Setup of run A:
Design axi_dma_controller, start of the top module:
module axi_dma_controller #(
    parameter int ADDR_WD = 32,
    parameter int DATA_WD = 32,
    parameter int CHANNEL_COUNT = 8,  
    parameter int MAX_BURST_LEN = 16,  
    localparam int STRB_WD = DATA_WD / 8
) (
    input wire                    clk,
    input wire                    rst,
    input wire                    cmd_valid,
    input wire [ADDR_WD-1:0]      cmd_src_addr,
    input wire [ADDR_WD-1:0]      cmd_dst_addr,
    input wire [1:0]              cmd_burst,
    input wire [ADDR_WD-1:0]      cmd_len,
    input wire [2:0]              cmd_size,
    output wire                   cmd_ready,
    output wire                   M_AXI_ARVALID,
    output wire [ADDR_WD-1:0]     M_AXI_ARADDR,
    output wire [7:0]             M_AXI_ARLEN,
    output wire [2:0]             M_AXI_ARSIZE,
    output wire [1:0]             M_AXI_ARBURST,
    input wire                    M_AXI_ARREADY,
    input wire                    M_AXI_RVALID,
    input wire [DATA_WD-1:0]      M_AXI_RDATA,
    input wire [1:0]              M_AXI_RRESP,
    input wire                    M_AXI_RLAST,
    output wire                   M_AXI_RREADY,
    output wire                   M_AXI_AWVALID,
    output wire [ADDR_WD-1:0]     M_AXI_AWADDR,
    output wire [7:0]             M_AXI_AWLEN,
    output wire [2:0]             M_AXI_AWSIZE,
    output wire [1:0]             M_AXI_AWBURST,
    input wire                    M_AXI_AWREADY,
    output wire                   M_AXI_WVALID,
    output wire [DATA_WD-1:0]     M_AXI_WDATA,
    output wire [STRB_WD-1:0]     M_AXI_WSTRB,
    output wire                   M_AXI_WLAST,
    input wire                    M_AXI_WREADY,
    input wire                    M_AXI_BVALID,
    input wire [1:0]              M_AXI_BRESP,
    output wire                   M_AXI_BREADY
);
Settings: LEC_CHECK=0, CAP_MARGIN=20, CELL_PAD_IN_SITES_DETAIL_PLACEMENT=0, CORE_ASPECT_RATIO=1.93, CORE_MARGIN=2, CORE_UTILIZATION=25, CTS_CLUSTER_SIZE=46, GPL_TIMING_DRIVEN=0, MIN_ROUTING_LAYER=met2, PLACE_DENSITY_LB_ADDON=0.05, SETUP_SLACK_MARGIN=-0.82, SLEW_MARGIN=5, TNS_END_PERCENT=60; clock period 9.08 ns.
run.sh (not shown) runs the stock make flow with config.mk's settings and CLKGATE_MAP_FILE=.
Layout checks on run A: not met. Flow itself completed; violations: negative setup slack.
Changes in run B relative to run A:
Settings: removing PLACE_DENSITY_LB_ADDON (formerly 0.05); removing GPL_TIMING_DRIVEN (formerly 0); setting ABC_AREA to 1 for the first time; removing CORE_ASPECT_RATIO (formerly 1.93); removing CTS_CLUSTER_SIZE (formerly 46); changing SETUP_SLACK_MARGIN from -0.82 to -0.17; removing TNS_END_PERCENT (formerly 60); removing CELL_PAD_IN_SITES_DETAIL_PLACEMENT (formerly 0); changing CORE_UTILIZATION from 25 to 70; removing MIN_ROUTING_LAYER (formerly met2); changing SLEW_MARGIN from 5 to 20; changing the clock period (ns, I/O delays scaled along) from 9.08 to 3.75.
### Flow results
- Of the runs run B and run A, none of them finished clean.
- Run A finished all stages; however, its layout fails the closing checks, the failures being negative setup slack.
- Run status, run B: aborted in global routing (5_1_grt), error ODB-0269
- Diff run A -> run B | chip width | down by more than 10%
- [compare] base=run A new=run B: post-placement cell area shows an increase of about 3.6%, weighted congestion at the end of routability-driven global placement has increased, fraction of registers with async set/reset flat, worst-case clock buffer depth down 1, count of instantiated cells in the yosys netlist rose 3,127.
- Number of instances in the synthesized netlist went up by more than a quarter going from run A to run B.
- Of run B and run A, the lower worst-case setup slack after placement belongs to run A.
### run B -> run C
Settings: SETUP_SLACK_MARGIN: -0.17 -> unset; ABC_AREA: 1 -> unset; CORE_UTILIZATION: 70 -> 58; the clock period (ns, I/O delays scaled along): 3.75 -> 6.48.
Nothing crashed in run C and all stages finished; the problem is that the final layout failed, the offending checks being negative setup slack.
On run C: setup fix buffers added after clock tree synthesis is 20 higher than what run B gave.
Taking run B as the reference point, the placed instance count of run C falls by 25%.
Status: adder-cell area share of the yosys netlist parity (run C, run B)
In the tables for run B and run C, total placed instance area reads higher with run B.
Gate count of the mapped netlist in run C is 3,127 lower than in run B
Run B → run C: die size now larger; final HPWL from detailed placement now sits lower; sequential area share after synthesis higher; number of buffers inserted by port buffering neither gained nor lost much; area inside the core boundary +20%.
> inputs changed (run C -> run D)
Settings: putting CTS_CLUSTER_SIZE at 37 where nothing was set; putting SETUP_SLACK_MARGIN at 1.83 where nothing was set; swapping 58 for 61 in CORE_UTILIZATION.
Notes after the runs:
The flow for run D finished, though final verification flagged negative setup slack. Clock-buffer cell count in run D is 2 below run C. Looking at cell with the biggest individual delay on the critical path, the mux4_2 result is from run C; the fa_1 one comes from run D. From run C to run D the numbers moved as follows: post-layout worst setup margin saw an increase; non-clock buffer count rose 17; starting utilization of the core area shows an increase of 3.1 points; worst clock skew picked up an extra 0.027 ns. Post-route cell area in run D vs run C: up about 1%. Share of the clock period used by the worst path in run D is 1.0 points lower than in run C. Going from run C to run D, the number of gates given a new drive strength after cts was found to have gone up by 63.
#### Input delta (run E over run D)
Settings: a change of CORE_UTILIZATION from 61 to 69; a change of CTS_CLUSTER_SIZE from 37 to 25; a change of SETUP_SLACK_MARGIN from 1.83 to 0.57.
### Flow results
Run E did not make it past global routing (5_1_grt), where a tool error ended it. Between run D and run E, count of buffers added by post-CTS timing repair for setup increased. Die footprint was higher in the run labelled run D. Summary of run E over run D: routability congestion estimate from global placement went up by 0.021; clock buffer count from CTS went down by 5.
### run E -> run F
Settings: changing CORE_UTILIZATION from 69 to 40; removing SETUP_SLACK_MARGIN (formerly 0.57); removing CTS_CLUSTER_SIZE (formerly 25); changing the clock period (ns, I/O delays scaled along) from 6.48 to 11.7.
==> comparison <==
Comparing run F and run E, the one run not ending clean was run E.
Run E | ERROR | global routing (5_1_grt)
Compared with run E, vertical extent of the die in run F increased by more than a quarter.
Run F: placed instance count 640 above run E
[compare] base=run E new=run F: post-placement setup slack higher, die outline width higher, clock sink count roughly the same, weighted congestion at the end of routability-driven global placement lower, initial standard-cell utilization of the core lower.

========
axi_dma_controller again, from the RTL that the note above started with.
==> flow/config.mk <==
export PLATFORM = sky130hd
export DESIGN_NAME = axi_dma_controller
export DESIGN_NICKNAME = axi_dma_controller
export VERILOG_FILES = /design/flow/design.v
export SDC_FILE = /design/flow/constraint.sdc
export NUM_CORES = 4
export LEC_CHECK = 0
export ABC_AREA = 1
export CAP_MARGIN = 10
export CELL_PAD_IN_SITES_GLOBAL_PLACEMENT = 3
export CORE_MARGIN = 3
export CORE_UTILIZATION = 48
export PLACE_DENSITY_LB_ADDON = 0.02
export SLEW_MARGIN = 20
export TNS_END_PERCENT = 85
==> flow/constraint.sdc <==
create_clock -name core_clock -period 8.29 [get_ports {clk}]
set_input_delay 1.6580 -clock core_clock [delete_from_list [all_inputs] [get_ports {clk}]]
set_output_delay 1.6580 -clock core_clock [all_outputs]
set_load 0.01 [all_outputs]
The first run finished but failed the layout checks on setup timing.
Then changed:
- ABC_AREA: 1 -> not set
- CAP_MARGIN: 10 -> 20
- CELL_PAD_IN_SITES_GLOBAL_PLACEMENT: 3 -> not set
- CORE_MARGIN: 3 -> 2
- CORE_UTILIZATION: 48 -> 70
- PLACE_DENSITY_LB_ADDON: 0.02 -> not set
- TNS_END_PERCENT: 85 -> not set
- clock period: 8.29 -> 11.7 ns (I/O delays scaled with it)
The new run passed the timing, DRC and antenna checks.
First-iteration DRC count rose by 39%.
Global-route usage grows by 12 points.
Hold slack improves by 13 ps.
Then changed:
- CORE_UTILIZATION: 70 -> 14
- clock period: 11.7 -> 12.5 ns (I/O delays scaled with it)
Result: The new run ran to the end with no violations; routed wire length goes up by 5.3%; via count decreases by 7.7%; worst setup slack got worse by 30 ps; die size increases to 4.9 times its value; area after synthesis does not change; clock skew climbs by 25 ps; final cell count grows by 81%; utilization shrinks by 63 points.
Then changed:
- CORE_UTILIZATION: 14 -> 69
- CTS_CLUSTER_SIZE: not set -> 32
- SETUP_SLACK_MARGIN: not set -> 1.88
- clock period: 12.5 -> 6.48 ns (I/O delays scaled with it)
With this change the flow failed in global routing (5_1_grt).
Die area shrinks by about 80%.
Synthesized cell count does not change.
Synthesized area does not change.
Then changed:
- CORE_UTILIZATION: 69 -> 40
- CTS_CLUSTER_SIZE: 32 -> not set
- SETUP_SLACK_MARGIN: 1.88 -> not set
- clock period: 6.48 -> 12.0 ns (I/O delays scaled with it)
- This time the run finished clean
- die area came out higher by 72%
- synthesized area stays the same
- synthesized cell count does not change

========
== job 101 ==
axi_dma_controller again, from the RTL that the note above started with.
==> flow/design.v (excerpt) <==
module axi_dma_controller #(
    parameter int ADDR_WD = 32,
    parameter int DATA_WD = 32,
    parameter int CHANNEL_COUNT = 8,  
    parameter int MAX_BURST_LEN = 16,  
    localparam int STRB_WD = DATA_WD / 8
) (
    input wire                    clk,
    input wire                    rst,
    input wire                    cmd_valid,
    input wire [ADDR_WD-1:0]      cmd_src_addr,
    input wire [ADDR_WD-1:0]      cmd_dst_addr,
    input wire [1:0]              cmd_burst,
    input wire [ADDR_WD-1:0]      cmd_len,
    input wire [2:0]              cmd_size,
    output wire                   cmd_ready,
    output wire                   M_AXI_ARVALID,
    output wire [ADDR_WD-1:0]     M_AXI_ARADDR,
    output wire [7:0]             M_AXI_ARLEN,
    output wire [2:0]             M_AXI_ARSIZE,
    output wire [1:0]             M_AXI_ARBURST,
    input wire                    M_AXI_ARREADY,
    input wire                    M_AXI_RVALID,
    input wire [DATA_WD-1:0]      M_AXI_RDATA,
    input wire [1:0]              M_AXI_RRESP,
    input wire                    M_AXI_RLAST,
    output wire                   M_AXI_RREADY,
    output wire                   M_AXI_AWVALID,
    output wire [ADDR_WD-1:0]     M_AXI_AWADDR,
    output wire [7:0]             M_AXI_AWLEN,
    output wire [2:0]             M_AXI_AWSIZE,
    output wire [1:0]             M_AXI_AWBURST,
    input wire                    M_AXI_AWREADY,
    output wire                   M_AXI_WVALID,
    output wire [DATA_WD-1:0]     M_AXI_WDATA,
    output wire [STRB_WD-1:0]     M_AXI_WSTRB,
    output wire                   M_AXI_WLAST,
    input wire                    M_AXI_WREADY,
    input wire                    M_AXI_BVALID,
    input wire [1:0]              M_AXI_BRESP,
    output wire                   M_AXI_BREADY
);
export LEC_CHECK = 0
export ABC_AREA = 1
export CAP_MARGIN = 20
export CELL_PAD_IN_SITES_DETAIL_PLACEMENT = 1
export CORE_MARGIN = 2
export CORE_UTILIZATION = 53
export GPL_TIMING_DRIVEN = 1
export HOLD_SLACK_MARGIN = 0.29
export MIN_ROUTING_LAYER = met1
export PLACE_DENSITY_LB_ADDON = 0.19
export SLEW_MARGIN = 30
export TNS_END_PERCENT = 25
create_clock -name core_clock -period 13.5 [get_ports {clk}]
Modified inputs, job 102 compared to job 101
- MIN_ROUTING_LAYER: met1 -> unset
- CELL_PAD_IN_SITES_DETAIL_PLACEMENT: 1 -> unset
- PLACE_DENSITY_LB_ADDON: 0.19 -> unset
- CTS_CLUSTER_SIZE: unset -> 79
- SETUP_SLACK_MARGIN: unset -> -0.17
- GPL_TIMING_DRIVEN: 1 -> unset
- CORE_UTILIZATION: 53 -> 72
- SLEW_MARGIN: 30 -> 20
- HOLD_SLACK_MARGIN: 0.29 -> unset
- TNS_END_PERCENT: 25 -> unset
- the clock period (ns, I/O delays scaled along): 13.5 -> 3.67
--- outcome ---
Of job 101 and job 102, only job 102 never reached the final stage. Job 102 vs job 101, worst slack at placement went down by 5530 ps. On multiplexer share of the synthesized area, job 102 and job 101 are neck and neck. Compared with job 101, job 102 shows number of cells after detailed placement that has gone up by a few percent. Compared with job 101, job 102 shows a higher buffers inserted during post-CTS setup optimization. Level count of the clock H-tree across job 102 and job 101: no real change. Between job 102 and job 101, it is job 102 whose area of the chip is lower, by about 26%. Compared to job 101, job 102 has standard cell area after detailed placement 9.8% higher. Job 102 vs job 101 — height of the die dropped 60 um. Comparing job 102 and job 101, the lower chip width is on job 102. Job 101 -> job 102: tally of unique sky130hd cells used after synthesis delta 0, exact match.
#### Input delta (job 103 over job 102)
- ABC_AREA no longer set, was 1
- SETUP_SLACK_MARGIN no longer set, was -0.17
- CORE_UTILIZATION now 67, was 72
- CTS_CLUSTER_SIZE now 25, was 79
- the clock period (ns, I/O delays scaled along) now 9.64, was 3.67
--- outcome ---
Job 103 finished all stages; however, its layout fails the closing checks, the failures being negative setup slack. Re die outline height: job 103 is 2.9% up on job 102. Job 103: area fraction in mux cells 14 points above job 102. Sort job 103 and job 102 by chip width asc -> top: job 102. Fraction of the mapped netlist area in simple logic gates in job 103 is 9.7 points lower than in job 102. Comparing job 103 and job 102, the lower number of distinct library cell variants in the gate-level netlist after synthesis was measured on job 102. Looking at die area, job 103 sits 5.8% above job 102. Compared with job 102, job 103 shows a lower post-placement cell count. Between job 102 and job 103, the flow reports area after synthesis decreasing slightly.
